==> flow/design.v <==
module alu_top (
    input             clk,
    input      [7:0]  a_in,
    input      [7:0]  b_in,
    input      [3:0]  command_in,
    input             oe,
    output reg [15:0] d_out
);
    reg [7:0] a_q, b_q;
    reg [3:0] cmd_q;
    reg       oe_q;
    wire [15:0] alu_out;
    always @(posedge clk) begin
        a_q   <= a_in;
        b_q   <= b_in;
        cmd_q <= command_in;
        oe_q  <= oe;
        d_out <= alu_out;
    end
    alu u_alu (.a_in(a_q), .b_in(b_q), .command_in(cmd_q), .oe(oe_q), .d_out(alu_out));
endmodule

module alu ( input [7:0]a_in,b_in,input [3:0]command_in,input oe,output [15:0]d_out);
	parameter 	ADD = 4'b0000,
				INC = 4'b0001,
				SUB =  4'b0010,
				DEC = 4'b0011,
				MUL = 4'b0100,
				DIV = 4'b0101,
				SHL = 4'b0110,
				SHR = 4'b0111,
				AND = 4'b1000,
				OR = 4'b1001,
				INV = 4'b1010,
				NAND = 4'b1011,
				NOR = 4'b1100,
				XOR = 4'b1101,
				XNOR = 4'b1110,
				BUF = 4'b1111;
	reg [15:0] out;
	always@(command_in,a_in,b_in)
		begin
			case(command_in)
				ADD : out = a_in+b_in;
				INC : out = a_in+1'b1;
				SUB : out = a_in-b_in;
				DEC : out = a_in-1'b1;
				MUL : out = a_in*b_in;
				DIV : out = (b_in == 8'd0) ? 16'hFFFF : a_in/b_in;
				SHL : out = a_in<<1;
				SHR : out = a_in>>1;
				AND : out = a_in&&b_in;
				OR : out = a_in||b_in;
				INV : out = !(a_in);
				NAND : out = ~(a_in&b_in);
				NOR : out = ~(a_in|b_in);
				XOR : out = a_in^b_in;
				XNOR : out = a_in~^b_in;
				BUF : out = a_in;
			endcase
		end
	assign d_out = (oe) ? out : 16'h0000;
endmodule  
Settings: LEC_CHECK=0, ABC_AREA=1, CAP_MARGIN=5, CORE_ASPECT_RATIO=0.87, CORE_MARGIN=2, CORE_UTILIZATION=70, CTS_CLUSTER_DIAMETER=354, SETUP_SLACK_MARGIN=-1.96, SLEW_MARGIN=40, TNS_END_PERCENT=10; clock period 20.4 ns.
run.sh (not shown) runs the stock make flow with config.mk's settings and CLKGATE_MAP_FILE=.
The first run did not get past clock tree synthesis with DPL-0038.
Next try:
- CAP_MARGIN: 5 -> 0
- CORE_UTILIZATION: 70 -> 72
- HOLD_SLACK_MARGIN: default -> 0.29
- PLACE_DENSITY: default -> 0.64
- SETUP_SLACK_MARGIN: -1.96 -> -0.95
- TNS_END_PERCENT: 10 -> default
- clock period: 20.4 -> 21.1 ns (I/O delays scaled with it)
The changed run never finished: it broke off in clock tree synthesis.
Die area came out lower by 2.7%.
Synthesized cell count stays the same.
Synthesized area stays the same.
Next try:
- ABC_AREA: 1 -> default
- CAP_MARGIN: 0 -> 40
- CORE_ASPECT_RATIO: 0.87 -> default
- CORE_UTILIZATION: 72 -> 70
- CTS_CLUSTER_DIAMETER: 354 -> default
- PLACE_DENSITY: 0.64 -> default
- SETUP_SLACK_MARGIN: -0.95 -> default
- SLEW_MARGIN: 40 -> 20
- clock period: 21.1 -> 22.2 ns (I/O delays scaled with it)
What happened:
- This time the run died in global routing
- synthesized area shrinks by 2.5%
- synthesized cell count shrinks by 18%
- die size grows by 0.30%

========
RTL: the design.v shown in full above, as it stands there.
make LEC_CHECK=0 ABC_AREA=1 CAP_MARGIN=15 CORE_ASPECT_RATIO=0.87 CORE_MARGIN=2 CORE_UTILIZATION=33 CTS_CLUSTER_DIAMETER=137 SETUP_SLACK_MARGIN=-1.59 SLEW_MARGIN=40 finish   # period 16.9 ns
The baseline completed and failed the layout checks on setup timing.
Change:
Settings changed: CORE_UTILIZATION 33 to 68, CTS_CLUSTER_DIAMETER 137 to 354, HOLD_SLACK_MARGIN set to 0.29, SETUP_SLACK_MARGIN -1.59 to 2.69, TNS_END_PERCENT set to 5.
Clock period 16.9 ns to 24.6 ns, I/O delays scaled along.
Effect:
- The new run never finished: it broke off in global routing on GRT-0232
- synthesized cell count does not change
- die area drops by 51%
- area after synthesis is unchanged
Change:
Settings changed: ABC_AREA 1 to 0, CORE_UTILIZATION 68 to 46, CTS_CLUSTER_DIAMETER 354 to 391, GPL_TIMING_DRIVEN set to 0, HOLD_SLACK_MARGIN 0.29 to not set, TNS_END_PERCENT 5 to not set.
Clock period 24.6 ns to 16.9 ns, I/O delays scaled along.
Now the flow reached the layout checks and failed them: setup timing. Synthesized area fell by 2.5%. Synthesized cell count fell by 18%. Die area rose by 43%.
Change:
Settings changed: ABC_AREA 0 to 1, CORE_UTILIZATION 46 to 72, CTS_CLUSTER_DIAMETER 391 to 354, CTS_CLUSTER_SIZE set to 19, GPL_TIMING_DRIVEN 0 to not set.
Clock period 16.9 ns to 24.6 ns, I/O delays scaled along.
This time the run never finished: it broke off in global routing.
Synthesized area rose by about 2.5%.
Die size decreases by 34%.
Synthesized cell count increases by 22%.
